## flow/config.mk

```make
export PLATFORM = sky130hd
export DESIGN_NAME = color_centroid
export DESIGN_NICKNAME = color_centroid
export VERILOG_FILES = /design/flow/design.v
export SDC_FILE = /design/flow/constraint.sdc
export NUM_CORES = 4
export LEC_CHECK = 0
export CAP_MARGIN = 20
export CORE_MARGIN = 2
export CORE_UTILIZATION = 72
export CTS_CLUSTER_DIAMETER = 358
export CTS_CLUSTER_SIZE = 10
export PLACE_DENSITY_LB_ADDON = 0.15
export SETUP_SLACK_MARGIN = 0.82
export SLEW_MARGIN = 20
```

## flow/constraint.sdc

```tcl
create_clock -name core_clock -period 2.79 [get_ports {clk}]
set_input_delay 0.5580 -clock core_clock [delete_from_list [all_inputs] [get_ports {clk}]]
set_output_delay 0.5580 -clock core_clock [all_outputs]
set_load 0.01 [all_outputs]
```

## flow/design.v

```verilog
module color_proc
  # (parameter
      c_img_cols    = 160,  
      c_img_rows    = 120,  
      c_img_pxls    = c_img_cols * c_img_rows,
      c_nb_img_pxls = $clog2(c_img_pxls),  
      c_nb_cols     = $clog2(c_img_cols),
      c_nb_rows     = $clog2(c_img_rows),
      c_outframe_cols = 16,  
      c_outframe_rows = 8,   
      c_inframe_cols = c_img_cols-2*c_outframe_cols,  
      c_inframe_rows = c_img_rows-2*c_outframe_rows,  
      c_inframe_pxls = c_inframe_cols * c_inframe_rows,  
      c_nb_inframe_pxls = $clog2(c_inframe_pxls),  
      c_nb_inframe_cols = $clog2(c_inframe_cols),  
      c_hist_bins = 8,  
      c_nb_hist_bins = 3,  
      c_nb_hist_val = 11,  
      c_min_colorpixels = 128,   
    c_nb_buf_red   =  4,   
    c_nb_buf_green =  4,   
    c_nb_buf_blue  =  4,   
    c_nb_buf       =   c_nb_buf_red + c_nb_buf_green + c_nb_buf_blue
  )
  (
    input        rst,        
    input        clk,        
    input [2:0] rgbfilter,  
    input        new_frame_i,  
    input  [c_nb_buf-1:0]      orig_pxl,   
    output [c_nb_img_pxls-1:0] orig_addr,  
    output                     proc_we,   
    output [c_nb_buf-1:0]      proc_pxl,  
    output [c_nb_img_pxls-1:0] proc_addr,  
    output reg   new_frame_proc_o,  
    output reg [c_nb_inframe_pxls-1:0] colorpxls_o,
    output [c_nb_hist_val-1:0] colorpxls_bin0,
    output [c_nb_hist_val-1:0] colorpxls_bin1,
    output [c_nb_hist_val-1:0] colorpxls_bin2,
    output [c_nb_hist_val-1:0] colorpxls_bin3,
    output [c_nb_hist_val-1:0] colorpxls_bin4,
    output [c_nb_hist_val-1:0] colorpxls_bin5,
    output [c_nb_hist_val-1:0] colorpxls_bin6,
    output [c_nb_hist_val-1:0] colorpxls_bin7,
    output reg [c_nb_inframe_pxls-2:0] colorpxls_left_o,
    output reg [c_nb_inframe_pxls-2:0] colorpxls_rght_o,
    output reg [c_nb_inframe_pxls-2:0] colorpxls_bin012_o,
    output reg [c_nb_inframe_pxls-2:0] colorpxls_bin567_o,  
    output reg [c_nb_inframe_pxls-2:0] colorpxls_bin01_o,
    output reg [c_nb_inframe_pxls-2:0] colorpxls_bin67_o  
  );
  localparam c_msb_red = c_nb_buf-1;
  localparam c_msb_blu = c_nb_buf_blue-1;
  localparam c_msb_grn = c_msb_blu + c_nb_buf_green;
  reg [c_nb_img_pxls-1:0]  cnt_pxl;
  reg [c_nb_img_pxls-1:0]  cnt_pxl_proc;
  reg [c_nb_img_pxls-1:0]  cnt_pxl_proc_rg;  
  wire end_pxl_cnt;
  wire end_ln;
  wire inner_frame;  
  reg  inner_frame_rg;  
  wire [c_nb_buf_red-1:0]   red;
  wire [c_nb_buf_green-1:0] grn;
  wire [c_nb_buf_blue-1:0]  blu;
  wire [5:0] rgb222;
  reg    red_limit;
  reg    grn_limit;  
  reg    blu_limit;  
  reg    yel_limit;  
  reg    cya_limit;  
  reg    mag_limit;  
  reg    gra_limit;  
  reg    color_threshold;  
  wire    whi_limit;  
  wire red_gt_grn, red_gt_blu, grn_gt_blu;
  wire [c_nb_buf_red-1:0]  red_grn_absdif;
  wire [c_nb_buf_red-1:0]  red_blu_absdif;
  wire [c_nb_buf_green-1:0] grn_blu_absdif;
  localparam  [c_nb_buf_red-1:0] c_simil_limit = 2;  
  localparam  [c_nb_buf_red-1:0] c_vdif_limit = 7;  
  wire red_grn_simil, red_blu_simil, grn_blu_simil;
  wire red_grn_vdif, red_blu_vdif, grn_blu_vdif;
  localparam  C_BLACK_PXL = {c_nb_img_pxls{1'b0}};
  integer ind; 
  reg [c_nb_hist_val-1:0] histogram_tmp [c_hist_bins-1:0]; 
  reg [c_nb_hist_val-1:0] histogram     [c_hist_bins-1:0]; 
  reg [c_nb_inframe_pxls-1:0] colorpxls;
  reg [c_nb_inframe_pxls-2:0] colorpxls_left;
  reg [c_nb_inframe_pxls-2:0] colorpxls_rght;
  reg [c_nb_inframe_pxls-2:0] colorpxls_bin012;
  reg [c_nb_inframe_pxls-2:0] colorpxls_bin567;  
  reg [c_nb_inframe_pxls-2:0] colorpxls_bin01;
  reg [c_nb_inframe_pxls-2:0] colorpxls_bin67;  
  reg [c_nb_cols-1:0] col, col_rg;
  wire [c_nb_cols-1:0] col_inframe;
  wire [c_nb_hist_bins-1:0] hist_bin;
  reg  [c_nb_hist_bins-1:0] hist_bin_rg;  
  reg [c_nb_rows-1:0] row_num;
  reg       processing;  
  reg [c_nb_buf-1:0] orig_pxl_rg; 
  assign red = orig_pxl[c_msb_red:c_msb_grn+1];
  assign grn = orig_pxl[c_msb_grn:c_msb_blu+1];
  assign blu = orig_pxl[c_msb_blu:0];
  reg    proc_we_rg1, proc_we_rg2;
  always @ (posedge rst, posedge clk)
  begin
    if (rst) begin
      orig_pxl_rg     <= 0;
      inner_frame_rg  <= 1'b0;
      hist_bin_rg     <= 0;
      cnt_pxl_proc_rg <= 0;
      proc_we_rg2     <= 0;
    end
    else begin
      orig_pxl_rg    <= orig_pxl;
      inner_frame_rg <= inner_frame;
      hist_bin_rg    <= hist_bin;
      cnt_pxl_proc_rg <= cnt_pxl_proc;
      proc_we_rg2     <= proc_we_rg1;
    end
  end
  always @ (posedge rst, posedge clk)
  begin
    if (rst) begin
      cnt_pxl    <= 0;
      cnt_pxl_proc <= 0;
      processing <= 1'b0;    
      proc_we_rg1 <= 1'b0;    
    end
    else begin
      proc_we_rg1 <= processing;   
      if (processing) begin
        cnt_pxl_proc <= cnt_pxl;
        if (end_pxl_cnt) begin
          cnt_pxl <= 0;
          processing <= 1'b0;
        end
        else
          cnt_pxl <= cnt_pxl + 1'b1;
      end
      else begin  
        if (new_frame_i) begin
          processing <= 1'b1;
        end
      end
    end
  end
  assign end_pxl_cnt = (cnt_pxl == c_img_pxls-1) ? 1'b1 : 1'b0;
  assign orig_addr = cnt_pxl;
  assign proc_addr = cnt_pxl_proc_rg;
  assign end_ln = (col == c_img_cols-1)? 1'b1 : 1'b0;
  always @ (posedge clk, posedge rst) 
  begin
    if (rst) begin   
      row_num <=0;
    end 
    else begin
      if (processing) begin
        if (end_pxl_cnt) begin
          row_num <= 0;
        end
        else if (end_ln) begin
          row_num <= row_num +1'b1;
        end
      end
      else begin
        row_num <=0;
      end
    end 
  end
  always @ (posedge clk, posedge rst) 
  begin
    if (rst) begin   
      col <= 0;
    end 
    else begin
      if (processing) begin
        if (end_ln) begin
          col <= 0;
        end
        else begin
          col <= col +1'b1;
        end 
      end 
      else begin
        col <=0;
      end
    end
  end
  always @ (posedge clk, posedge rst)
  begin
    if (rst) begin
      col_rg <= 0;
    end
    else begin
      col_rg <= col;
    end
  end 
  assign inner_frame = (col_rg  >= c_outframe_cols  &&   
                        col_rg  <  c_img_cols-c_outframe_cols &&   
                        row_num >= c_outframe_rows &&    
                        row_num <  c_img_rows-c_outframe_rows)   
                     ? 1'b1 : 1'b0;
  assign rgb222 = {red[c_nb_buf_red-1:c_nb_buf_red-2],
                   grn[c_nb_buf_green-1:c_nb_buf_green-2],
                   blu[c_nb_buf_blue-1:c_nb_buf_blue-2]};
  assign red_gt_grn = (red > grn) ? 1'b1 : 1'b0;
  assign red_gt_blu = (red > blu) ? 1'b1 : 1'b0;
  assign grn_gt_blu = (grn > blu) ? 1'b1 : 1'b0;
  assign red_grn_absdif = red_gt_grn ? red - grn : grn - red;
  assign red_blu_absdif = red_gt_blu ? red - blu : blu - red;
  assign grn_blu_absdif = grn_gt_blu ? grn - blu : blu - grn;
  assign red_grn_simil = (red_grn_absdif <= c_simil_limit) ? 1'b1 : 1'b0;
  assign red_blu_simil = (red_blu_absdif <= c_simil_limit) ? 1'b1 : 1'b0;
  assign grn_blu_simil = (grn_blu_absdif <= c_simil_limit) ? 1'b1 : 1'b0;
  assign red_grn_vdif = (red_grn_absdif >= c_vdif_limit) ? 1'b1 : 1'b0;
  assign red_blu_vdif = (red_blu_absdif >= c_vdif_limit) ? 1'b1 : 1'b0;
  assign grn_blu_vdif = (grn_blu_absdif >= c_vdif_limit) ? 1'b1 : 1'b0;
  always @ (*)
  begin
    red_limit = 1'b0;
    grn_limit = 1'b0;
    blu_limit = 1'b0;
    yel_limit = 1'b0;
    cya_limit = 1'b0;
    mag_limit = 1'b0;
    gra_limit = 1'b0;
    if (red_gt_grn) begin               
      if (red_gt_blu) begin              
        if (grn_gt_blu) begin              
          if (red_grn_vdif) begin            
            red_limit = 1'b1;                 
          end
          else if (red_grn_simil) begin      
            if (red_blu_simil) begin         
              gra_limit = 1'b1;                 
            end
            else if (grn_blu_vdif) begin     
              yel_limit = 1'b1;                 
            end
          end
        end
        else begin                        
          if (red_blu_vdif) begin            
            red_limit = 1'b1;                 
          end
          else if (red_blu_simil) begin      
            if (red_grn_simil) begin         
              gra_limit = 1'b1;                 
            end
            else if (grn_blu_vdif) begin     
              mag_limit = 1'b1;                 
            end
          end
        end
      end
      else begin                          
        if (red_blu_vdif) begin             
          blu_limit = 1'b1;                   
        end
        else if (red_blu_simil) begin       
          if (grn_blu_simil) begin            
            gra_limit = 1'b1;                   
          end
          else if (red_grn_vdif) begin        
            mag_limit = 1'b1;                   
          end
        end
      end
    end
    else begin                          
      if (red_gt_blu) begin               
        if (red_grn_vdif) begin             
          grn_limit = 1'b1;                  
        end
        else if (red_grn_simil) begin     
          if (red_blu_vdif) begin          
            yel_limit = 1'b1;               
          end
          else if (grn_blu_simil) begin    
            gra_limit = 1'b1;                
          end
        end
      end
      else begin                          
        if (grn_gt_blu) begin               
          if (grn_blu_vdif) begin            
            grn_limit = 1'b1;                   
          end
          else if (grn_blu_simil) begin       
            if (red_blu_vdif) begin             
              cya_limit = 1'b1;                  
            end
            else if (red_grn_simil) begin       
              gra_limit = 1'b1;                   
            end
          end
        end
        else begin                        
          if (grn_blu_vdif) begin          
            blu_limit = 1'b1;                   
          end
          else if (grn_blu_simil) begin     
            if (red_blu_simil) begin         
              gra_limit = 1'b1;                   
            end
            else if (red_grn_vdif) begin     
              cya_limit = 1'b1;                  
            end
          end
        end
      end
    end
  end
  assign whi_limit = gra_limit &
                     red[c_nb_buf_red-1]   &
                     grn[c_nb_buf_green-1] &
                     blu[c_nb_buf_blue-1]  &
                     red[c_nb_buf_red-2]   &
                     grn[c_nb_buf_green-2] &
                     blu[c_nb_buf_blue-2];
  assign col_inframe = col_rg - c_outframe_cols;
  assign hist_bin = col_inframe[c_nb_inframe_cols-1:c_nb_inframe_cols-c_nb_hist_bins];   
  always @ (posedge clk, posedge rst) 
  begin
    if (rst) begin  
      for(ind=0;ind<c_hist_bins;ind=ind+1) begin
        histogram_tmp[ind] <=  0;  
      end
      colorpxls         <= 0;  
      colorpxls_left    <= 0;  
      colorpxls_rght    <= 0;  
      colorpxls_bin012 <= 0;
      colorpxls_bin567 <= 0; 
      colorpxls_bin01  <= 0; 
      colorpxls_bin67  <= 0; 
    end 
    else begin 
      if (end_pxl_cnt) begin
        for(ind=0;ind<c_hist_bins;ind=ind+1) begin
          histogram_tmp[ind]  <= 0;  
        end
        colorpxls         <= 0;  
        colorpxls_left    <= 0;  
        colorpxls_rght    <= 0;  
        colorpxls_bin012 <= 0;
        colorpxls_bin567 <= 0; 
        colorpxls_bin01  <= 0; 
        colorpxls_bin67  <= 0; 
      end
      else begin
        if (inner_frame_rg == 1'b1) begin
          if (color_threshold == 1'b1) begin  
            histogram_tmp[hist_bin_rg] <= histogram_tmp[hist_bin_rg] + 1'b1;
            colorpxls <= colorpxls + 1;
            case (hist_bin)
              3'd0: begin
                colorpxls_left   <= colorpxls_left   + 1'b1;  
                colorpxls_bin012 <= colorpxls_bin012 + 1'b1;  
                colorpxls_bin01  <= colorpxls_bin01  + 1'b1;  
              end
              3'd1: begin
                colorpxls_left   <= colorpxls_left   + 1'b1;  
                colorpxls_bin012 <= colorpxls_bin012 + 1'b1;  
                colorpxls_bin01  <= colorpxls_bin01  + 1'b1;  
              end
              3'd2: begin
                colorpxls_left   <= colorpxls_left   + 1'b1;  
                colorpxls_bin012 <= colorpxls_bin012 + 1'b1;  
              end
              3'd3: begin
                colorpxls_left   <= colorpxls_left + 1'b1;   
              end
              3'd4: begin
                colorpxls_rght   <= colorpxls_rght + 1'b1;   
              end
              3'd5: begin
                colorpxls_rght   <= colorpxls_rght  + 1'b1;   
                colorpxls_bin567 <= colorpxls_bin567 + 1'b1;  
              end
              3'd6: begin
                colorpxls_rght   <= colorpxls_rght   + 1'b1;  
                colorpxls_bin567 <= colorpxls_bin567 + 1'b1;  
                colorpxls_bin67  <= colorpxls_bin67  + 1'b1;  
              end
              3'd7: begin
                colorpxls_rght   <= colorpxls_rght   + 1'b1;  
                colorpxls_bin567 <= colorpxls_bin567 + 1'b1;  
                colorpxls_bin67  <= colorpxls_bin67  + 1'b1;  
              end
            endcase
          end
        end
      end
    end
  end
  always @ (posedge clk, posedge rst) 
  begin
    if (rst) begin
      new_frame_proc_o   <= 1'b0;
      for(ind=0;ind<c_hist_bins;ind=ind+1) begin
        histogram[ind] <= 0;  
      end     
      colorpxls_o        <= 0;
      colorpxls_left_o   <= 0;
      colorpxls_rght_o   <= 0;
      colorpxls_bin012_o <= 0;
      colorpxls_bin567_o <= 0;
      colorpxls_bin01_o  <= 0;
      colorpxls_bin67_o  <= 0;
    end
    else if (end_pxl_cnt) begin
      new_frame_proc_o   <= 1'b1;
      for(ind=0;ind<c_hist_bins;ind=ind+1) begin
        histogram[ind] <= histogram_tmp[ind];
      end   
      colorpxls_o        <= colorpxls;
      colorpxls_left_o   <= colorpxls_left;
      colorpxls_rght_o   <= colorpxls_rght;
      colorpxls_bin012_o <= colorpxls_bin012;
      colorpxls_bin567_o <= colorpxls_bin567;
      colorpxls_bin01_o  <= colorpxls_bin01;
      colorpxls_bin67_o  <= colorpxls_bin67;
    end
    else
      new_frame_proc_o  <= 1'b0;
  end
  assign colorpxls_bin0 = histogram[0];
  assign colorpxls_bin1 = histogram[1];
  assign colorpxls_bin2 = histogram[2];
  assign colorpxls_bin3 = histogram[3];
  assign colorpxls_bin4 = histogram[4];
  assign colorpxls_bin5 = histogram[5];
  assign colorpxls_bin6 = histogram[6];
  assign colorpxls_bin7 = histogram[7];
  assign proc_pxl = color_threshold ? orig_pxl_rg : C_BLACK_PXL;
  assign proc_we  = proc_we_rg2;
  always @ (posedge clk)  
  begin
    color_threshold <= 1'b1;
    case (rgbfilter)
      3'b000:  
        color_threshold <= 1'b1;
      3'b100: begin  
        color_threshold <= red_limit;
      end
      3'b010: begin  
        color_threshold <= grn_limit;
      end
      3'b001: begin  
        color_threshold <= blu_limit;
      end
      3'b110: begin  
        color_threshold <= yel_limit;
      end
      3'b101: begin  
        color_threshold <= mag_limit;
      end
      3'b011: begin  
        color_threshold <= cya_limit;
      end
      3'b111: begin  
        color_threshold <= whi_limit;
      end
    endcase
  end
endmodule
module centroid
  # (parameter
      c_img_cols    = 160,  
      c_img_rows    = 120,  
      c_img_pxls    = c_img_cols * c_img_rows,
      c_nb_img_pxls = $clog2(c_img_pxls),  
      c_nb_cols     = $clog2(c_img_cols),
      c_nb_rows     = $clog2(c_img_rows),
      c_inframe_cols = 128,  
      c_inframe_rows = 104,  
      c_inframe_pxls = c_inframe_cols * c_inframe_rows,  
      c_nb_inframe_pxls = $clog2(c_inframe_pxls),  
      c_hist_bins = 8,  
      c_nb_hist_bins = $clog2(c_hist_bins),  
      c_nb_hist_val = $clog2(c_inframe_rows *(c_inframe_cols/c_hist_bins)), 
      c_nb_centroid = 8,
      c_nb_prox  = 3,
      c_min_colorpxls = 128  
  )
  (
    input        rst,        
    input        clk,        
    input        new_frame_proc_i,  
    input [c_nb_inframe_pxls-1:0] colorpxls_i,
    input [c_nb_hist_val-1:0] colorpxls_bin0_i,
    input [c_nb_hist_val-1:0] colorpxls_bin7_i,
    input [c_nb_inframe_pxls-2:0] colorpxls_left_i,
    input [c_nb_inframe_pxls-2:0] colorpxls_rght_i,
    input [c_nb_inframe_pxls-2:0] colorpxls_bin012_i,  
    input [c_nb_inframe_pxls-2:0] colorpxls_bin567_i,  
    input [c_nb_inframe_pxls-2:0] colorpxls_bin01_i,  
    input [c_nb_inframe_pxls-2:0] colorpxls_bin67_i,  
    output reg [c_nb_centroid-1:0] centroid_o,
    output reg new_centroid_o,      
    output reg [c_nb_prox-1:0] proximity_o   
  );
  wire [c_nb_inframe_pxls-2:0] colorpxls_half;
  wire [c_nb_inframe_pxls-2:0] colorpxls_div;
  reg [c_nb_centroid-1:0] centroid_tmp;
  reg [c_nb_prox-1:0]     proximity_tmp;    
  wire left;
  wire [c_nb_inframe_pxls-2:0] absdif_lft_rght;
  assign left = (colorpxls_left_i > colorpxls_rght_i) ? 1'b1 : 1'b0;
  assign absdif_lft_rght = (left == 1'b1) ? (colorpxls_left_i - colorpxls_rght_i) :
                                            (colorpxls_rght_i - colorpxls_left_i);
  assign colorpxls_half = colorpxls_i[c_nb_inframe_pxls-1:1];
  assign colorpxls_div = {3'b0 , colorpxls_i[c_nb_inframe_pxls-1:4]};
  always @(*) 
  begin
    centroid_tmp = 0;  
    if (colorpxls_i <= c_min_colorpxls)  
      centroid_tmp = 0;
    else if (absdif_lft_rght < colorpxls_div)   
      centroid_tmp[4:3] = 2'b11;  
    else if (left) begin  
      if (colorpxls_bin0_i >= colorpxls_half) 
        centroid_tmp[0] = 1'b1;  
      else if (colorpxls_bin01_i >= colorpxls_half) 
        centroid_tmp[1] = 1'b1;  
      else if (colorpxls_bin012_i >= colorpxls_half) 
        centroid_tmp[2] = 1'b1;  
      else  
        centroid_tmp[3] = 1'b1;  
    end
    else begin  
      if (colorpxls_bin7_i >= colorpxls_half) 
        centroid_tmp[7] = 1'b1;  
      else if (colorpxls_bin67_i >= colorpxls_half) 
        centroid_tmp[6] = 1'b1;  
      else if (colorpxls_bin567_i >= colorpxls_half) 
        centroid_tmp[5] = 1'b1;  
      else  
        centroid_tmp[4] = 1'b1;  
    end
  end
  always @(*)
  begin
    if (colorpxls_i[c_nb_inframe_pxls-1] == 1'b1) begin  
        proximity_tmp = 3'd7; 
    end
    else if (colorpxls_i[c_nb_inframe_pxls-2] == 1'b1) begin  
      if (colorpxls_i[c_nb_inframe_pxls-3] == 1'b1) begin  
        proximity_tmp = 3'd7;   
      end
      else
        proximity_tmp = 3'd6;   
    end
    else if (colorpxls_i[c_nb_inframe_pxls-3] == 1'b1) begin  
      proximity_tmp = 3'd5;   
    end
    else if (colorpxls_i[c_nb_inframe_pxls-4] == 1'b1) begin  
      proximity_tmp = 3'd4;   
    end
    else if (colorpxls_i[c_nb_inframe_pxls-5] == 1'b1) begin  
      proximity_tmp = 3'd3;   
    end
    else if (colorpxls_i[c_nb_inframe_pxls-6] == 1'b1) begin  
      proximity_tmp = 3'd2;   
    end
    else if (colorpxls_i[c_nb_inframe_pxls-7] == 1'b1) begin  
      proximity_tmp = 3'd1;   
    end
    else
      proximity_tmp = 3'd0;   
  end
  always @ (posedge clk, posedge rst) 
  begin
    if (rst) begin
      new_centroid_o <= 1'b0;
      centroid_o <= 0; 
      proximity_o <= 0;
    end
    else begin
      new_centroid_o <= new_frame_proc_i;
      if (new_frame_proc_i == 1'b1) begin
        centroid_o <= centroid_tmp; 
        proximity_o <= proximity_tmp;
      end
    end
  end
endmodule
module color_centroid
  (
    input         clk,
    input         rst,           
    input  [2:0]  rgbfilter,     
    input         new_frame_i,   
    output [14:0] orig_addr,
    input  [11:0] orig_pxl,
    output        proc_we,
    output [14:0] proc_addr,
    output [11:0] proc_pxl,
    output [7:0]  centroid,
    output        new_centroid,
    output [2:0]  proximity
  );
  localparam c_img_cols      = 160;
  localparam c_img_rows      = 120;
  localparam c_img_pxls      = c_img_cols * c_img_rows;
  localparam c_nb_img_cols   = 8;
  localparam c_nb_img_rows   = 7;
  localparam c_nb_img_pxls   = 15;
  localparam c_outframe_cols = 16;
  localparam c_outframe_rows = 8;
  localparam c_inframe_cols  = c_img_cols-2*c_outframe_cols;  
  localparam c_inframe_rows  = c_img_rows-2*c_outframe_rows;  
  localparam c_inframe_pxls  = c_inframe_cols * c_inframe_rows;  
  localparam c_nb_inframe_pxls = 14;
  localparam c_hist_bins     = 8;
  localparam c_nb_hist_bins  = 3;
  localparam c_nb_hist_val   = 11;
  localparam c_nb_centroid   = 8;
  localparam c_nb_prox       = 3;
  localparam c_nb_buf_red    = 4;
  localparam c_nb_buf_green  = 4;
  localparam c_nb_buf_blue   = 4;
  localparam c_nb_buf        = 12;
  wire [c_nb_hist_val-1:0] colorpxls_bin0;
  wire [c_nb_hist_val-1:0] colorpxls_bin7;
  wire [c_nb_inframe_pxls-1:0] colorpxls;
  wire [c_nb_inframe_pxls-2:0] colorpxls_left;
  wire [c_nb_inframe_pxls-2:0] colorpxls_rght;
  wire [c_nb_inframe_pxls-2:0] colorpxls_bin012;
  wire [c_nb_inframe_pxls-2:0] colorpxls_bin567;
  wire [c_nb_inframe_pxls-2:0] colorpxls_bin01;
  wire [c_nb_inframe_pxls-2:0] colorpxls_bin67;
  wire new_frame_proc;
  color_proc
    #(
      .c_img_cols     (c_img_cols),
      .c_img_rows     (c_img_rows),
      .c_img_pxls     (c_img_pxls),
      .c_nb_cols      (c_nb_img_cols),
      .c_nb_rows      (c_nb_img_rows),
      .c_nb_img_pxls  (c_nb_img_pxls),
      .c_outframe_cols(c_outframe_cols),
      .c_outframe_rows(c_outframe_rows),
      .c_inframe_cols (c_inframe_cols),
      .c_inframe_rows (c_inframe_rows),
      .c_inframe_pxls (c_inframe_pxls),
      .c_hist_bins    (c_hist_bins),
      .c_nb_hist_val  (c_nb_hist_val),
      .c_nb_buf_red   (c_nb_buf_red),
      .c_nb_buf_green (c_nb_buf_green),
      .c_nb_buf_blue  (c_nb_buf_blue),
      .c_nb_buf       (c_nb_buf)
    )
    color_filter
    (
      .rst        (rst),
      .clk        (clk),
      .rgbfilter  (rgbfilter),
      .new_frame_i(new_frame_i),
      .orig_addr  (orig_addr),
      .orig_pxl   (orig_pxl),
      .proc_we    (proc_we),
      .proc_addr  (proc_addr),
      .proc_pxl   (proc_pxl),
      .new_frame_proc_o (new_frame_proc),
      .colorpxls_o    (colorpxls),
      .colorpxls_bin0 (colorpxls_bin0),
      .colorpxls_bin1 (),
      .colorpxls_bin2 (),
      .colorpxls_bin3 (),
      .colorpxls_bin4 (),
      .colorpxls_bin5 (),
      .colorpxls_bin6 (),
      .colorpxls_bin7 (colorpxls_bin7),
      .colorpxls_left_o   (colorpxls_left),
      .colorpxls_rght_o   (colorpxls_rght),
      .colorpxls_bin012_o (colorpxls_bin012),
      .colorpxls_bin567_o (colorpxls_bin567),
      .colorpxls_bin01_o  (colorpxls_bin01),
      .colorpxls_bin67_o  (colorpxls_bin67)
    );
  centroid
    #(
      .c_img_cols     (c_img_cols),
      .c_img_rows     (c_img_rows),
      .c_img_pxls     (c_img_pxls),
      .c_nb_cols      (c_nb_img_cols),
      .c_nb_rows      (c_nb_img_rows),
      .c_nb_img_pxls  (c_nb_img_pxls),
      .c_inframe_cols (c_inframe_cols),
      .c_inframe_rows (c_inframe_rows),
      .c_inframe_pxls (c_inframe_pxls),
      .c_hist_bins    (c_hist_bins),
      .c_nb_hist_bins (c_nb_hist_bins),
      .c_nb_hist_val  (c_nb_hist_val),
      .c_nb_centroid  (c_nb_centroid),
      .c_nb_prox      (c_nb_prox),
      .c_min_colorpxls(128)
    )
    centroid_calc
    (
      .rst              (rst),
      .clk              (clk),
      .new_frame_proc_i (new_frame_proc),
      .colorpxls_i      (colorpxls),
      .colorpxls_bin0_i (colorpxls_bin0),
      .colorpxls_bin7_i (colorpxls_bin7),
      .colorpxls_left_i  (colorpxls_left),
      .colorpxls_rght_i  (colorpxls_rght),
      .colorpxls_bin012_i(colorpxls_bin012),
      .colorpxls_bin567_i(colorpxls_bin567),
      .colorpxls_bin01_i (colorpxls_bin01),
      .colorpxls_bin67_i (colorpxls_bin67),
      .centroid_o     (centroid),
      .new_centroid_o (new_centroid),
      .proximity_o    (proximity)
    );
endmodule
```

## flow/run.sh

```bash
#!/bin/bash
# the make line also repeats each setting of config.mk as NAME=value (left out here)
make -C /OpenROAD-flow-scripts/flow DESIGN_CONFIG=/design/flow/config.mk WORK_HOME=/design/flow/orfs CLKGATE_MAP_FILE= finish
```

==> results of run 1 <==
[through the flow]
stage / TNS [ps] / area (um2)
after floorplan: -1218290 / 21400
after global placement: -8830 / 23900
after detailed placement: -10310 / 23900
after CTS: -8860 / 27300
[repair_timing]
action | 4_1_cts
pin swaps | 122
setup buffers | 80
gates cloned | 11
setup endpoints to repair | 374
resized | 378
==> results.tsv, run 1 <==
stage	metric	value	unit
synth	count of distinct cell types in the synthesized netlist	93	
synth	synthesized area per cell	9.75	um2
status	error that halted the flow	[ERROR DPL-0038] Utilization greater than 100%, impossible to legalize	
synth	dominant register cell	sky130_fd_sc_hd__dfrtp_1	
synth	synthesized netlist cell count	2155	
synth	count of warnings emitted by yosys	4	
synth	number of enable flip-flop cells	0	
cts	clock buffers created by TritonCTS	45	
cts	H-tree depth reported by CTS	2	
die	effective utilization at floorplan	73.2	%
status	run status	did not finish	
synth	area fraction in compound gates	12.8	%
die	horizontal die dimension	175	um
synth	proportion of synthesized flip-flops having asynchronous set or reset	99.7	%
synth	post-synthesis share of cell area spent on xor and xnor gates	4.57	%
synth	Synth Register Bits	395	
cts	buffer cell driving the clock tree root	sky130_fd_sc_hd__clkbuf_16	
place	pre-CTS setup slack	-1200	ps
cts	Max Root-Sink Buffers	3	
status	Exit stage	global routing (5_1_grt)	
synth	post-synthesis cell area	0.0210	mm2
place	DP Wirelength	39.5	mm
synth	leading post-synthesis cells by instance count	394 x sky130_fd_sc_hd__dfrtp_1, 377 x sky130_fd_sc_hd__nand2_1, 167 x sky130_fd_sc_hd__nor2_1	
synth	Mux area share	4.85	%
synth	number of cells in Yosys stat	2155	
die	area of the placeable core	0.0287	mm2
place	final estimated routing congestion in global placement	0.923	
synth	top logic cell family in the synthesized netlist	simple AND/OR/NAND/NOR gates	
synth	Synth area leader	sky130_fd_sc_hd__dfrtp_1	
synth	number of nets at floorplan	2328	
synth	top post-synthesis cells by area	sky130_fd_sc_hd__dfrtp_1 47%, sky130_fd_sc_hd__ha_1 8.8%, sky130_fd_sc_hd__nand2_1 6.7%	
cts	hold buffer count at CTS	0	
die	standard-cell rows	62	
die	vertical die dimension	175	um
place	tally of buffers added on design ports	72	
synth	chip area from the yosys synthesis statistics	0.0210	mm2
die	total die area	0.0306	mm2
die	count of pins on the block boundary	73	
place	total instance count after detailed placement	2746	
synth	sequential element share of the synthesized area	47.0	%
synth	Dominant cell area share	46.9	%
cts	total clock sinks	395	
synth	area fraction in full adders, half adders and majority gates	9.52	%
synth	top-count cell post-synth	sky130_fd_sc_hd__dfrtp_1	
synth	Simple Share, Synth	17.8	%
==> inputs of run 2 (changes only) <==
ABC_AREA = 0   (was unset)
CAP_MARGIN = 0   (was 20)
CTS_CLUSTER_DIAMETER = 242   (was 358)
CTS_CLUSTER_SIZE = 72   (was 10)
HOLD_SLACK_MARGIN = -0.08   (was unset)
PLACE_DENSITY = 0.65   (was unset)
PLACE_DENSITY_LB_ADDON = unset   (was 0.15)
SETUP_SLACK_MARGIN = 0.81   (was 0.82)
clock period = 2.95 ns   (was 2.79 ns; I/O delays follow)
==> run 2 against run 1 <==
The run again fails in global routing (5_1_grt). Synthesized cell count did not move. Area after synthesis did not move. Die area did not move.
==> results.tsv, run 2 <==
stage	metric	value	unit
place	final estimated routing congestion in global placement	0.938	
synth	Mux area share	4.85	%
die	horizontal die dimension	175	um
synth	area fraction in full adders, half adders and majority gates	9.52	%
synth	Synth Register Bits	395	
synth	count of distinct cell types in the synthesized netlist	93	
synth	top-count cell post-synth	sky130_fd_sc_hd__dfrtp_1	
cts	hold buffer count at CTS	0	
cts	Max Root-Sink Buffers	3	
cts	clock buffers created by TritonCTS	9	
die	total die area	0.0306	mm2
status	run status	did not finish	
cts	buffer cell driving the clock tree root	sky130_fd_sc_hd__clkbuf_16	
synth	sequential element share of the synthesized area	47.0	%
die	vertical die dimension	175	um
synth	post-synthesis cell area	0.0210	mm2
cts	H-tree depth reported by CTS	1	
die	effective utilization at floorplan	73.2	%
synth	proportion of synthesized flip-flops having asynchronous set or reset	99.7	%
synth	synthesized netlist cell count	2155	
synth	post-synthesis share of cell area spent on xor and xnor gates	4.57	%
synth	synthesized area per cell	9.75	um2
synth	Simple Share, Synth	17.8	%
die	count of pins on the block boundary	73	
place	DP Wirelength	38.0	mm
synth	number of cells in Yosys stat	2155	
synth	Dominant cell area share	46.9	%
die	area of the placeable core	0.0287	mm2
die	standard-cell rows	62	
synth	Synth area leader	sky130_fd_sc_hd__dfrtp_1	
synth	leading post-synthesis cells by instance count	394 x sky130_fd_sc_hd__dfrtp_1, 377 x sky130_fd_sc_hd__nand2_1, 167 x sky130_fd_sc_hd__nor2_1	
synth	area fraction in compound gates	12.8	%
synth	number of nets at floorplan	2328	
cts	total clock sinks	395	
synth	chip area from the yosys synthesis statistics	0.0210	mm2
synth	number of enable flip-flop cells	0	
place	tally of buffers added on design ports	72	
place	total instance count after detailed placement	2720	
synth	dominant register cell	sky130_fd_sc_hd__dfrtp_1	
synth	count of warnings emitted by yosys	4	
synth	top logic cell family in the synthesized netlist	simple AND/OR/NAND/NOR gates	
status	error that halted the flow	[ERROR DPL-0038] Utilization greater than 100%, impossible to legalize	
status	Exit stage	global routing (5_1_grt)	
synth	top post-synthesis cells by area	sky130_fd_sc_hd__dfrtp_1 47%, sky130_fd_sc_hd__ha_1 8.8%, sky130_fd_sc_hd__nand2_1 6.7%	
## run 2: timing repair
item                                    CTS
resized                                 525
buffers inserted                         98
endpoints found under the setup margin  323
pin swaps                               196
gates cloned                             36
## run 2: stage by stage
step	total power [W]	utilization, %	hold WS [ps]	instance area, um2	setup slack [ps]
floorplan	0.00763	-	331	21400	-2940
global placement	0.00859	82.5	344	23700	-901
detailed placement	0.00870	82.5	338	23700	-991
CTS	0.0116	96.1	241	27600	-935
==> inputs of run 3 (changes only) <==
ABC_AREA = 1   (was 0)
CAP_MARGIN = 20   (was 0)
CORE_UTILIZATION = 69   (was 72)
CTS_CLUSTER_DIAMETER = 373   (was 242)
CTS_CLUSTER_SIZE = unset   (was 72)
HOLD_SLACK_MARGIN = unset   (was -0.08)
PLACE_DENSITY = unset   (was 0.65)
SETUP_SLACK_MARGIN = unset   (was 0.81)
==> run 3 against run 2 <==
The layout now fails its checks (negative setup slack). Area after synthesis increased by 4.2%. Die area increased by 8.6%. Synthesized cell count increased by 28%.
==> results.tsv, run 3 <==
stage	metric	value	unit
setup_path	CP endpoint kind	register	
final_layout	number of fill cells in the layout	1933	
drt	total number of vias	20300	
setup_path	CP startpoint	color_filter.colorpxls_rght_o[4]	
synth	Synth Register Bits	395	
synth	synthesized netlist cell count	2750	
cts	Max Root-Sink Buffers	3	
setup_path	source of the worst register-to-register timing path	color_filter.colorpxls_rght_o[4]	
grt	layer carrying the most global-route usage	met2	
cts	total clock sinks	395	
setup_path	maximum fanout count along the critical path	7	
setup_path	Critical-path top delay cell	sky130_fd_sc_hd__dfrtp_1	
final_layout	Finished Core Util	83.0	%
pwr	part of the power in registers	47.8	%
status	run status	complete, but fails checks	
pwr	Combinational Power Share	5.2	%
synth	dominant register cell	sky130_fd_sc_hd__dfrtp_1	
cts	Clock Pin Slew Worst Setup and Hold Paths	60	ps
drt	DRC viols	0	
drt	WL/cell	17.5	um
setup_path	endpoint of the lowest-slack register-to-register path	centroid_calc.centroid_o[6]	
pwr	internal power contribution	0.00885	W
grt	GRT Overall Usage	36.5	%
pwr	Clk network pwr share	47.0	%
final_timing	post-layout period usage	111	%
synth	number of enable flip-flop cells	0	
synth	synthesized area per cell	7.96	um2
synth	top-count cell post-synth	sky130_fd_sc_hd__nand2_1	
grt	first-pass GRT wire length	98.3	mm
synth	proportion of synthesized flip-flops having asynchronous set or reset	99.7	%
run	tally of max-capacitance violations	0	
synth	chip area from the yosys synthesis statistics	0.0219	mm2
pwr	Psw	0.00253	W
final_layout	non-filler instance count after layout	3398	
final_timing	Hold Fails Final Rpt	0	
pwr	P_comb	0.000595	W
final_timing	RSZ-0062 raised after global routing	true	
setup_path	cell depth of the worst setup path	23	
setup_path	delay-heaviest family, CP	simple AND/OR/NAND/NOR gates	
cts	hold buffer count at CTS	0	
synth	leading post-synthesis cells by instance count	719 x sky130_fd_sc_hd__nand2_1, 394 x sky130_fd_sc_hd__dfrtp_1, 329 x sky130_fd_sc_hd__inv_1	
min_path	end point of the worst hold path	color_filter.proc_we_rg2	
place	pre-CTS setup slack	-263	ps
synth	number of nets at floorplan	2923	
pwr	switching part of the total power	22.3	%
final_timing	minimum clock period	3290	ps
drt	number of vias per cell	5.97	
place	tally of buffers added on design ports	72	
drt	DRT Pass-1 Iters	8	
synth	area fraction in full adders, half adders and majority gates	9.13	%
synth	top logic cell family in the synthesized netlist	simple AND/OR/NAND/NOR gates	
pwr	Biggest consumer	sequential cells	
final_timing	Setup Total Neg Slack	-2410	ps
grt	met3 Use GR	6.81	%
die	standard-cell rows	65	
synth	Mux area share	0.0914	%
die	horizontal die dimension	182	um
synth	top post-synthesis cells by area	sky130_fd_sc_hd__dfrtp_1 45%, sky130_fd_sc_hd__nand2_1 12%, sky130_fd_sc_hd__ha_1 8.4%	
synth	post-synthesis cell area	0.0219	mm2
place	final estimated routing congestion in global placement	0.937	
synth	count of warnings emitted by yosys	4	
synth	post-synthesis share of cell area spent on xor and xnor gates	1.80	%
synth	sequential element share of the synthesized area	45.1	%
drt	total inserted antenna cells	0	
setup_path	count of cells along the worst register-to-register path	23	
pwr	total leakage power	12.9	nW
place	DP Wirelength	40.9	mm
setup_path	arrival time at the worst endpoint	3710	ps
cts	H-tree depth reported by CTS	2	
die	total die area	0.0332	mm2
final_layout	area added between synthesis and finish	19.0	%
pwr	clock group total power	0.00535	W
pwr	reported sequential group power	0.00544	W
place	total instance count after detailed placement	3314	
min_path	instance count along the most critical hold path	0	
setup_path	end of the critical path	centroid_calc.centroid_o[6]	
synth	Simple Share, Synth	24.7	%
cts	buffer cell driving the clock tree root	sky130_fd_sc_hd__clkbuf_16	
cts	clock latency on the worst-skew pair	550	ps
run	Log Warnings	59	
setup_path	Crit path buffers/inverters	3	
die	vertical die dimension	182	um
cts	TritonCTS clock tree	done	
setup_path	reg-to-reg setup timing slack	-340	ps
synth	number of cells in Yosys stat	2750	
setup_path	maximum cell stage delay along the critical path	380	ps
grt	total overflow reported by the global router	0	
grt	pin count of the biggest net entering global routing	93	
final_timing	Max Freq	304	MHz
grt	met1 global-route usage	46.4	%
cts	clock buffers created by TritonCTS	41	
die	area of the placeable core	0.0314	mm2
pwr	maximum vdd drop	546	uV
drt	DRC marker count from the first detailed-route iteration	1871	
grt	met2 demand-to-capacity share in global routing	61.3	%
synth	Dominant cell area share	45.0	%
pwr	power density cells	437	mW/mm2
drt	Final ANT Viol Nets	0	
final_layout	Layout Nets	3141	
grt	number of antenna violations at the first check in global routing	0	
setup_path	critical path class	reg2reg	
final_timing	Setup Viol. Count Final	8	
synth	Synth area leader	sky130_fd_sc_hd__dfrtp_1	
setup_path	Worst path most repeated cell	sky130_fd_sc_hd__nand2_2	
min_path	start point of the worst hold path	color_filter.proc_we_rg1	
final_timing	Rel. slew slack	47.4	%
final_timing	worst slew pin tran	789	ps
grt	via count of the first global-routing pass	20400	
die	effective utilization at floorplan	69.7	%
final_timing	Worst Clk Skew	26.4	ps
drt	final wirelength	59.6	mm
final_timing	final count of pins violating max slew	0	
synth	count of distinct cell types in the synthesized netlist	60	
setup_path	critical path, cell by cell	inv_1, ha_4, a21oi_1, nand2_2, nand2_2, nand2_2, nand2_4, mux2i_2, xor2_1, inv_1, ha_4, nand2_4, inv_2, nand3_2, a21oi_2, o21ai_1, nand3_1, nand2_1, nand2_1, a21oi_2, nand2_2, nand3b_1, nand2_1	
status	checks that blocked a clean result	negative setup slack	
synth	area fraction in compound gates	11.8	%
setup_path	critical path data required time	3370	ps
final_timing	final setup slack of the worst path	-336	ps
setup_path	nature of the critical path startpoint	register	
min_path	class of the worst hold path	reg2reg	
die	count of pins on the block boundary	73	
[run 3: repair_timing]
| item | CTS | global route |
|---|---|---|
| pin swaps | 27 | 20 |
| endpoints found under the setup margin | 9 | 23 |
| resized | 37 | 29 |
| buffers inserted | 9 | 3 |
[run 3: routing by layer]
layer	share of wire (%)	vias up	wire length [um]
li1	-	9488	-
met1	40	9618	24000
met2	48	959	28400
met3	7.7	207	4560
met4	4.4	0	2600
met5	0	-	0
[run 3: final cells by class]
type | count | area [um2] | area share (%)
sequential | 395 | 9880 | 37.9
inverter | 342 | 1290 | 4.95
multi-input combinational | 1939 | 10800 | 41.6
timing repair buffer | 249 | 2150 | 8.26
clock inverter | 13 | 186 | 0.716
clock buffer | 58 | 1200 | 4.61
tap | 402 | 503 | 1.93
[run 3: per-stage QoR]
step,hold slack (ps),power [W],instance area (um2)
final,355,0.0114,26000
after global routing,367,0.0117,26000
after CTS,359,0.0114,25900
after detailed placement,345,0.00612,24300
after global placement,336,0.00611,24300
after floorplan,331,0.00587,22000
==> inputs of run 4 (changes only) <==
CAP_MARGIN = 15   (was 20)
CORE_ASPECT_RATIO = 1.38   (was unset)
CORE_UTILIZATION = 54   (was 69)
CTS_CLUSTER_DIAMETER = 100   (was 373)
MAX_ROUTING_LAYER = met4   (was unset)
SETUP_SLACK_MARGIN = 2.98   (was unset)
SLEW_MARGIN = 10   (was 20)
clock period = 10.0 ns   (was 2.95 ns; I/O delays follow)
==> run 4 against run 3 <==
Now clean on timing, DRC and antenna. Clock power decreased by about 70%. Die area increased by 27%. Combinational power fell by 76%. Clock-buffer cell count rose by 10. Setup slack better by 5900 ps. Power fell by 70%. First-iteration DRC count decreased by 36%. Via count is 8.8% lower. Clock skew is 1.3 ps lower. Critical path type is now in2reg.
==> results.tsv, run 4 <==
stage	metric	value	unit
grt	number of antenna violations at the first check in global routing	0	
setup_path	critical path class	in2reg	
grt	pin count of the biggest net entering global routing	174	
die	effective utilization at floorplan	54.8	%
final_timing	Worst Clk Skew	25.1	ps
setup_path	maximum cell stage delay along the critical path	660	ps
setup_path	CP endpoint kind	register	
final_layout	Layout Nets	2980	
setup_path	reg-to-reg setup timing slack	5950	ps
place	final estimated routing congestion in global placement	0.905	
setup_path	critical path data required time	10430	ps
synth	top-count cell post-synth	sky130_fd_sc_hd__nand2_1	
drt	DRT Pass-1 Iters	6	
cts	Max Root-Sink Buffers	3	
synth	Dominant cell area share	45.0	%
min_path	start point of the worst hold path	color_filter.proc_we_rg1	
pwr	Biggest consumer	clock	
setup_path	count of cells along the worst register-to-register path	24	
synth	number of nets at floorplan	2923	
cts	TritonCTS clock tree	done	
setup_path	Worst path most repeated cell	sky130_fd_sc_hd__nand2_1	
die	area of the placeable core	0.0399	mm2
grt	via count of the first global-routing pass	18400	
synth	Simple Share, Synth	24.7	%
pwr	Clk network pwr share	48.0	%
die	count of pins on the block boundary	73	
pwr	internal power contribution	0.00261	W
cts	setup repair bufs after CTS	0	
final_timing	Setup Total Neg Slack	0	ps
cts	clock buffers created by TritonCTS	42	
synth	top post-synthesis cells by area	sky130_fd_sc_hd__dfrtp_1 45%, sky130_fd_sc_hd__nand2_1 12%, sky130_fd_sc_hd__ha_1 8.4%	
synth	post-synthesis share of cell area spent on xor and xnor gates	1.80	%
drt	total number of vias	18500	
synth	area fraction in compound gates	11.8	%
final_timing	Hold Fails Final Rpt	0	
pwr	power density cells	137	mW/mm2
synth	Synth area leader	sky130_fd_sc_hd__dfrtp_1	
final_timing	worst slew pin tran	1010	ps
pwr	part of the power in registers	47.8	%
synth	chip area from the yosys synthesis statistics	0.0219	mm2
min_path	end point of the worst hold path	color_filter.proc_we_rg2	
setup_path	arrival time at the worst endpoint	4860	ps
synth	number of cells in Yosys stat	2750	
final_timing	RSZ-0062 raised after global routing	false	
final_timing	Setup Viol. Count Final	0	
setup_path	maximum fanout count along the critical path	9	
setup_path	nature of the critical path startpoint	primary input	
synth	dominant register cell	sky130_fd_sc_hd__dfrtp_1	
min_path	class of the worst hold path	reg2reg	
drt	DRC viols	0	
place	post-placement cell area	0.0231	mm2
synth	count of distinct cell types in the synthesized netlist	60	
synth	count of warnings emitted by yosys	4	
synth	proportion of synthesized flip-flops having asynchronous set or reset	99.7	%
run	Log Warnings	63	
pwr	maximum vdd drop	139	uV
setup_path	end of the critical path	color_filter.color_threshold	
final_layout	non-filler instance count after layout	3367	
drt	Final ANT Viol Nets	0	
cts	H-tree depth reported by CTS	2	
pwr	total leakage power	12.0	nW
drt	final wirelength	55.3	mm
cts	hold buffer count at CTS	0	
die	standard-cell rows	86	
cts	clock latency on the worst-skew pair	570	ps
setup_path	Crit path buffers/inverters	3	
min_path	instance count along the most critical hold path	0	
setup_path	critical path, cell by cell	clkdlybuf4s50_1, inv_1, fa_1, nand3_1, nand2_1, nand2_1, inv_1, nand2_1, nand2_1, nand3_1, nor2_1, nand2_1, nor2_1, nand2_1, nand2_1, nor2_1, nand3_1	
synth	number of enable flip-flop cells	0	
pwr	Psw	0.000750	W
final_layout	final standard cell area without fillers	0.0245	mm2
synth	synthesized area per cell	7.96	um2
drt	total inserted antenna cells	0	
synth	post-synthesis cell area	0.0219	mm2
synth	Synth Register Bits	395	
synth	synthesized netlist cell count	2750	
die	vertical die dimension	241	um
cts	Clock Pin Slew Worst Setup and Hold Paths	60	ps
grt	total overflow reported by the global router	0	
setup_path	cell depth of the worst setup path	17	
grt	first-pass GRT wire length	91.5	mm
final_timing	post-layout period usage	44.2	%
final_layout	area added between synthesis and finish	12.1	%
setup_path	endpoint of the lowest-slack register-to-register path	centroid_calc.centroid_o[6]	
drt	number of vias per cell	5.49	
setup_path	CP startpoint	orig_pxl[1]	
setup_path	source of the worst register-to-register timing path	color_filter.colorpxls_left_o[9]	
setup_path	delay-heaviest family, CP	simple AND/OR/NAND/NOR gates	
place	tally of buffers added on design ports	72	
pwr	P_comb	0.000143	W
setup_path	Critical-path top delay cell	sky130_fd_sc_hd__clkdlybuf4s50_1	
grt	GRT Overall Usage	27.6	%
die	horizontal die dimension	175	um
cts	total clock sinks	395	
status	run status	no timing/DRC/antenna violations	
pwr	reported sequential group power	0.00160	W
synth	leading post-synthesis cells by instance count	719 x sky130_fd_sc_hd__nand2_1, 394 x sky130_fd_sc_hd__dfrtp_1, 329 x sky130_fd_sc_hd__inv_1	
pwr	switching part of the total power	22.3	%
final_timing	final count of pins violating max slew	0	
final_timing	Max Freq	226	MHz
synth	sequential element share of the synthesized area	45.1	%
place	total instance count after detailed placement	3291	
pwr	Combinational Power Share	4.3	%
final_timing	minimum clock period	4420	ps
cts	buffer cell driving the clock tree root	sky130_fd_sc_hd__clkbuf_16	
cts	cells resized by post-CTS repair	0	
synth	top logic cell family in the synthesized netlist	simple AND/OR/NAND/NOR gates	
die	total die area	0.0422	mm2
final_timing	Rel. slew slack	32.5	%
synth	area fraction in full adders, half adders and majority gates	9.13	%
final_layout	Finished Core Util	61.5	%
drt	WL/cell	16.4	um
synth	Mux area share	0.0914	%
drt	DRC marker count from the first detailed-route iteration	1195	
pwr	clock group total power	0.00161	W
place	DP Wirelength	39.2	mm
run	tally of max-capacitance violations	0	
==> run 4: area by class of cell <==
cell class | instances | area (um2)
clock buffers | 68 | 1250
clock inverters | 8 | 184
fillers | 3621 | 15400
inverters | 342 | 1290
multi-input cells | 1939 | 10400
flip-flops and latches | 395 | 9880
well taps | 528 | 661
repair buffers | 87 | 858
==> run 4: metrics by stage <==
stage               total power (W)  hold WS [ps]  setup slack, ps
floorplan                   0.00173           331             2700
global placement            0.00178           335             4930
detailed placement          0.00178           337             4950
CTS                         0.00340           349             5540
global route                0.00348           364             5240
finish                      0.00336           350             5580
==> run 4: routing by layer <==
metal	vias up	routed length, um	global-route usage, %
met5	-	0	-
met4	0	1850	10.2
met3	123	2010	2.85
met2	413	28300	48.5
met1	8792	23100	32.7
li1	9169	-	-
==> inputs of run 5 (changes only) <==
ABC_AREA = unset   (was 1)
CAP_MARGIN = 10   (was 15)
CORE_ASPECT_RATIO = unset   (was 1.38)
CORE_UTILIZATION = 35   (was 54)
CTS_CLUSTER_DIAMETER = unset   (was 100)
GPL_ROUTABILITY_DRIVEN = 0   (was unset)
HOLD_SLACK_MARGIN = -0.04   (was unset)
MAX_ROUTING_LAYER = met5   (was met4)
PLACE_DENSITY_LB_ADDON = 0.03   (was unset)
SETUP_SLACK_MARGIN = unset   (was 2.98)
SLEW_MARGIN = 25   (was 10)
TNS_END_PERCENT = 35   (was unset)
clock period = 7.64 ns   (was 10.0 ns; I/O delays follow)
==> run 5 against run 4 <==
Still clean on timing, DRC and antenna. Power grew 64%. Sequential cell count is the same. Synthesized cell count shrank 22%. Via count shrank 16%. Die area grew 47%. Worst hold slack gained 2.1 ps. Global-route usage shrank 9.5 points. Non-clock buffer count grew 2. Clock skew grew 11 ps. Clock power grew 48%. Largest cell class unchanged.
==> results.tsv, run 5 <==
stage	metric	value	unit
final_layout	area added between synthesis and finish	15.0	%
pwr	switching part of the total power	28.8	%
setup_path	arrival time at the worst endpoint	5380	ps
die	standard-cell rows	89	
die	area of the placeable core	0.0591	mm2
place	post-placement cell area	0.0225	mm2
cts	hold buffer count at CTS	0	
synth	number of nets at floorplan	2328	
die	count of pins on the block boundary	73	
setup_path	end of the critical path	centroid_calc.centroid_o[7]	
grt	GRT Overall Usage	18.0	%
setup_path	critical path data required time	8080	ps
pwr	internal power contribution	0.00393	W
setup_path	delay-heaviest family, CP	simple AND/OR/NAND/NOR gates	
die	vertical die dimension	249	um
drt	met1 wire length	26.0	mm
synth	top-count cell post-synth	sky130_fd_sc_hd__dfrtp_1	
pwr	P_comb	0.000839	W
pwr	maximum vdd drop	170	uV
drt	number of vias per cell	5.14	
setup_path	nature of the critical path startpoint	register	
final_layout	Finished Core Util	40.8	%
setup_path	Critical-path top delay cell	sky130_fd_sc_hd__or2_2	
drt	Final ANT Viol Nets	0	
pwr	part of the power in registers	41.8	%
synth	count of warnings emitted by yosys	4	
final_timing	Setup Total Neg Slack	0	ps
final_layout	non-filler instance count after layout	3022	
final_layout	final standard cell area without fillers	0.0242	mm2
cts	cells resized by post-CTS repair	0	
drt	DRC viols	0	
pwr	total leakage power	11.5	nW
place	DP Wirelength	37.3	mm
synth	number of cells in Yosys stat	2155	
synth	sequential element share of the synthesized area	47.0	%
grt	first-pass GRT wire length	90.2	mm
final_layout	Layout Nets	2388	
cts	Clock Pin Slew Worst Setup and Hold Paths	60	ps
place	tally of buffers added on design ports	72	
cts	H-tree depth reported by CTS	2	
synth	top post-synthesis cells by area	sky130_fd_sc_hd__dfrtp_1 47%, sky130_fd_sc_hd__ha_1 8.8%, sky130_fd_sc_hd__nand2_1 6.7%	
setup_path	maximum fanout count along the critical path	23	
final_timing	Worst Clk Skew	36.0	ps
final_timing	RSZ-0062 raised after global routing	false	
synth	chip area from the yosys synthesis statistics	0.0210	mm2
setup_path	count of cells along the worst register-to-register path	20	
drt	final wirelength	55.0	mm
synth	Dominant cell area share	46.9	%
drt	DRC marker count from the first detailed-route iteration	789	
min_path	start point of the worst hold path	color_filter.proc_we_rg1	
synth	count of distinct cell types in the synthesized netlist	93	
final_timing	Rel. slew slack	35.3	%
pwr	power density cells	229	mW/mm2
drt	top routing layer in use	met4	
pwr	Biggest consumer	clock	
pwr	Psw	0.00159	W
drt	DRT Pass-1 Iters	5	
setup_path	cell depth of the worst setup path	20	
synth	synthesized area per cell	9.75	um2
min_path	class of the worst hold path	reg2reg	
synth	top logic cell family in the synthesized netlist	simple AND/OR/NAND/NOR gates	
die	total die area	0.0620	mm2
grt	via count of the first global-routing pass	15900	
drt	WL/cell	18.2	um
final_timing	Hold Fails Final Rpt	0	
setup_path	reg-to-reg setup timing slack	2710	ps
pwr	Combinational Power Share	15.2	%
synth	Simple Share, Synth	17.8	%
setup_path	endpoint of the lowest-slack register-to-register path	centroid_calc.centroid_o[7]	
setup_path	CP endpoint kind	register	
synth	leading post-synthesis cells by instance count	394 x sky130_fd_sc_hd__dfrtp_1, 377 x sky130_fd_sc_hd__nand2_1, 167 x sky130_fd_sc_hd__nor2_1	
die	horizontal die dimension	249	um
final_timing	minimum clock period	4930	ps
min_path	instance count along the most critical hold path	0	
setup_path	maximum cell stage delay along the critical path	580	ps
setup_path	Crit path buffers/inverters	1	
pwr	Clk network pwr share	43.1	%
final_timing	worst slew pin tran	970	ps
run	tally of max-capacitance violations	0	
die	effective utilization at floorplan	35.5	%
synth	post-synthesis share of cell area spent on xor and xnor gates	4.57	%
run	Log Warnings	56	
synth	area fraction in compound gates	12.8	%
cts	Max Root-Sink Buffers	3	
setup_path	source of the worst register-to-register timing path	color_filter.colorpxls_rght_o[1]	
drt	length of routed met2 wiring	26.0	mm
place	total instance count after detailed placement	2938	
synth	proportion of synthesized flip-flops having asynchronous set or reset	99.7	%
synth	dominant register cell	sky130_fd_sc_hd__dfrtp_1	
cts	TritonCTS clock tree	done	
final_layout	number of fill cells in the layout	5806	
pwr	Power, Total	0.00553	W
synth	synthesized netlist cell count	2155	
status	run status	no timing/DRC/antenna violations	
synth	Synth area leader	sky130_fd_sc_hd__dfrtp_1	
cts	total clock sinks	395	
synth	Synth Register Bits	395	
min_path	end point of the worst hold path	color_filter.proc_we_rg2	
setup_path	CP startpoint	color_filter.colorpxls_rght_o[1]	
final_timing	Setup Viol. Count Final	0	
final_timing	post-layout period usage	64.6	%
grt	total overflow reported by the global router	0	
cts	clock buffers created by TritonCTS	48	
cts	setup repair bufs after CTS	0	
cts	buffer cell driving the clock tree root	sky130_fd_sc_hd__clkbuf_16	
final_timing	Max Freq	203	MHz
synth	number of enable flip-flop cells	0	
grt	pin count of the biggest net entering global routing	157	
setup_path	critical path, cell by cell	inv_1, ha_1, nor2b_1, o21ai_1, a211oi_2, nor4b_2, or2_2, mux2_2, a21oi_1, o21ai_0, xor2_1, ha_1, a21o_1, a211oi_1, a21oi_1, nor3_1, o21bai_1, nor3b_1, o211a_4, o32ai_2	
drt	length of routed met3 wiring	1.63	mm
drt	total inserted antenna cells	0	
drt	total number of vias	15500	
setup_path	critical path class	reg2reg	
pwr	clock group total power	0.00238	W
final_timing	final count of pins violating max slew	0	
synth	post-synthesis cell area	0.0210	mm2
synth	area fraction in full adders, half adders and majority gates	9.52	%
pwr	reported sequential group power	0.00231	W
cts	clock latency on the worst-skew pair	610	ps
synth	Mux area share	4.85	%
grt	number of antenna violations at the first check in global routing	0	
==> run 5: cell type report <==
| type | count | area [um2] | share of cell area [%] |
|---|---|---|---|
| repair buffers | 89 | 861 | 3.56 |
| clock buffers | 72 | 1440 | 5.97 |
| inverters | 95 | 365 | 1.51 |
| clock inverters | 12 | 211 | 0.876 |
| flip-flops and latches | 395 | 9880 | 40.9 |
| well taps | 773 | 967 | 4.00 |
| multi-input cells | 1586 | 10400 | 43.2 |
==> run 5: metal layers <==
metal  up-vias  track usage (%)
li1       7596                -
met1      7636             24.7
met2       216             29.8
met3        73             2.43
met4         0             4.94
met5         -                0
==> run 5: stage by stage <==
stage	hold WS, ps	worst slack (ps)
2_1_floorplan	331	810
3_3_place_gp	340	2570
3_5_place_dp	342	2470
4_1_cts	356	2420
5_1_grt	368	2330
6_report	353	2710
==> inputs of run 6 (changes only) <==
CAP_MARGIN = 20   (was 10)
CORE_UTILIZATION = 14   (was 35)
GPL_ROUTABILITY_DRIVEN = unset   (was 0)
HOLD_SLACK_MARGIN = unset   (was -0.04)
MAX_ROUTING_LAYER = unset   (was met5)
PLACE_DENSITY_LB_ADDON = unset   (was 0.03)
SLEW_MARGIN = 20   (was 25)
TNS_END_PERCENT = unset   (was 35)
clock period = 11.2 ns   (was 7.64 ns; I/O delays follow)
==> run 6 against run 5 <==
Sequential share of layout area down 2.2 points. Die area rose by 150%. Core utilization shrank 24 points. Global-route usage is 11 points lower. Sequential cell count is the same. Area after synthesis stayed put. Cell count is 41% higher. Critical path type is now in2reg. Critical endpoint is now color_filter.color_threshold.
==> results.tsv, run 6 <==
stage	metric	value	unit
status	run status	no timing/DRC/antenna violations	
setup_path	maximum fanout count along the critical path	7	
pwr	P_comb	0.000566	W
final_timing	Setup Viol. Count Final	0	
final_timing	worst slew pin tran	1040	ps
synth	Synth area leader	sky130_fd_sc_hd__dfrtp_1	
place	DP Wirelength	36.2	mm
pwr	Biggest consumer	sequential cells	
setup_path	Worst path most repeated cell	sky130_fd_sc_hd__o21ai_1	
die	vertical die dimension	391	um
place	total instance count after detailed placement	4180	
setup_path	count of cells along the worst register-to-register path	20	
place	post-placement cell area	0.0240	mm2
synth	area fraction in full adders, half adders and majority gates	9.52	%
cts	Max Root-Sink Buffers	3	
cts	total clock sinks	395	
setup_path	source of the worst register-to-register timing path	color_filter.colorpxls_rght_o[5]	
synth	Simple Share, Synth	17.8	%
run	Log Warnings	56	
setup_path	critical path data required time	11710	ps
final_timing	Worst Clk Skew	47.0	ps
setup_path	CP startpoint	orig_pxl[5]	
final_timing	final count of pins violating max slew	0	
setup_path	endpoint of the lowest-slack register-to-register path	centroid_calc.centroid_o[7]	
cts	buffer cell driving the clock tree root	sky130_fd_sc_hd__clkbuf_16	
pwr	Psw	0.00107	W
cts	clock latency on the worst-skew pair	610	ps
pwr	switching part of the total power	29.4	%
synth	Dominant cell area share	46.9	%
final_timing	minimum clock period	5280	ps
pwr	power density cells	142	mW/mm2
grt	number of antenna violations at the first check in global routing	2	
synth	sequential element share of the synthesized area	47.0	%
grt	via count of the first global-routing pass	15900	
drt	total number of vias	15800	
grt	pin count of the biggest net entering global routing	135	
setup_path	critical path class	in2reg	
drt	number of vias per cell	3.71	
cts	Clock Pin Slew Worst Setup and Hold Paths	60	ps
setup_path	critical path, cell by cell	clkdlybuf4s50_1, inv_1, fa_1, and3_1, o21ai_2, a211oi_1, o21ai_1, nand3_1, nor4b_2, o21ai_1, a2111oi_2, a311o_1	
grt	total overflow reported by the global router	0	
synth	synthesized netlist cell count	2155	
pwr	part of the power in registers	43.3	%
synth	area fraction in compound gates	12.8	%
cts	hold buffer count at CTS	0	
setup_path	maximum cell stage delay along the critical path	710	ps
final_timing	RSZ-0062 raised after global routing	false	
grt	GRT Overall Usage	6.86	%
drt	final wirelength	52.5	mm
final_timing	Setup Total Neg Slack	0	ps
drt	DRT Pass-1 Iters	5	
final_layout	non-filler instance count after layout	4264	
drt	Final ANT Viol Nets	0	
setup_path	reg-to-reg setup timing slack	6000	ps
setup_path	Critical-path top delay cell	sky130_fd_sc_hd__clkdlybuf4s50_1	
die	total die area	0.153	mm2
die	area of the placeable core	0.149	mm2
synth	number of cells in Yosys stat	2155	
cts	clock buffers created by TritonCTS	46	
drt	DRC viols	0	
setup_path	end of the critical path	color_filter.color_threshold	
min_path	start point of the worst hold path	color_filter.proc_we_rg1	
final_timing	Hold Fails Final Rpt	0	
setup_path	delay-heaviest family, CP	AND-OR/OR-AND gates	
pwr	Power, Total	0.00364	W
synth	Mux area share	4.85	%
final_timing	Rel. slew slack	30.0	%
drt	WL/cell	12.3	um
synth	count of distinct cell types in the synthesized netlist	93	
setup_path	arrival time at the worst endpoint	5780	ps
min_path	instance count along the most critical hold path	0	
cts	setup repair bufs after CTS	0	
final_layout	area added between synthesis and finish	21.6	%
die	effective utilization at floorplan	14.1	%
final_layout	Layout Nets	2385	
setup_path	nature of the critical path startpoint	primary input	
setup_path	CP endpoint kind	register	
place	tally of buffers added on design ports	72	
die	horizontal die dimension	391	um
setup_path	Crit path buffers/inverters	2	
pwr	clock group total power	0.00150	W
pwr	reported sequential group power	0.00158	W
synth	post-synthesis cell area	0.0210	mm2
pwr	maximum vdd drop	146	uV
pwr	internal power contribution	0.00257	W
synth	number of enable flip-flop cells	0	
final_timing	final setup slack of the worst path	5920	ps
place	final estimated routing congestion in global placement	0.820	
synth	number of nets at floorplan	2328	
setup_path	cell depth of the worst setup path	12	
synth	proportion of synthesized flip-flops having asynchronous set or reset	99.7	%
die	count of pins on the block boundary	73	
run	tally of max-capacitance violations	0	
min_path	class of the worst hold path	reg2reg	
cts	cells resized by post-CTS repair	0	
synth	post-synthesis share of cell area spent on xor and xnor gates	4.57	%
die	standard-cell rows	142	
cts	H-tree depth reported by CTS	2	
synth	dominant register cell	sky130_fd_sc_hd__dfrtp_1	
drt	DRC marker count from the first detailed-route iteration	1086	
synth	count of warnings emitted by yosys	4	
pwr	total leakage power	11.4	nW
final_layout	final standard cell area without fillers	0.0256	mm2
pwr	Combinational Power Share	15.6	%
place	pre-CTS setup slack	5390	ps
synth	top-count cell post-synth	sky130_fd_sc_hd__dfrtp_1	
final_timing	post-layout period usage	47.1	%
synth	synthesized area per cell	9.75	um2
synth	top logic cell family in the synthesized netlist	simple AND/OR/NAND/NOR gates	
synth	leading post-synthesis cells by instance count	394 x sky130_fd_sc_hd__dfrtp_1, 377 x sky130_fd_sc_hd__nand2_1, 167 x sky130_fd_sc_hd__nor2_1	
final_timing	Max Freq	189	MHz
grt	first-pass GRT wire length	86.5	mm
synth	Synth Register Bits	395	
min_path	end point of the worst hold path	color_filter.proc_we_rg2	
synth	top post-synthesis cells by area	sky130_fd_sc_hd__dfrtp_1 47%, sky130_fd_sc_hd__ha_1 8.8%, sky130_fd_sc_hd__nand2_1 6.7%	
pwr	Clk network pwr share	41.2	%
synth	chip area from the yosys synthesis statistics	0.0210	mm2
cts	TritonCTS clock tree	done	
[run 6: cell type report]
cell class                 instances  area [um2]
inverter                          95         365
multi-input combinational       1586       10400
fill                           16600      124000
clock buffer                      70        1360
timing repair buffer              88         853
tap                             2016        2520
sequential                       395        9880
antenna                            1        2.50
clock inverter                    13         148
[run 6: per-stage QoR]
stage	util (%)	hold slack [ps]
6_report	17.1	349
3_5_place_dp	16.1	348
5_1_grt	17.1	376
4_1_cts	17.1	353
3_3_place_gp	16.1	335
2_1_floorplan	-	331
[run 6: layer usage]
| metal | track usage (%) | part of all wire (%) | wire, um |
|---|---|---|---|
| met5 | 0 | 0 | 0 |
| met3 | 1.04 | 4.2 | 2230 |
| met2 | 10.7 | 45 | 23400 |
| met1 | 9.62 | 49 | 25700 |
| met4 | 2.16 | 2.4 | 1250 |
Power is estimated from default activity; no workload was simulated.
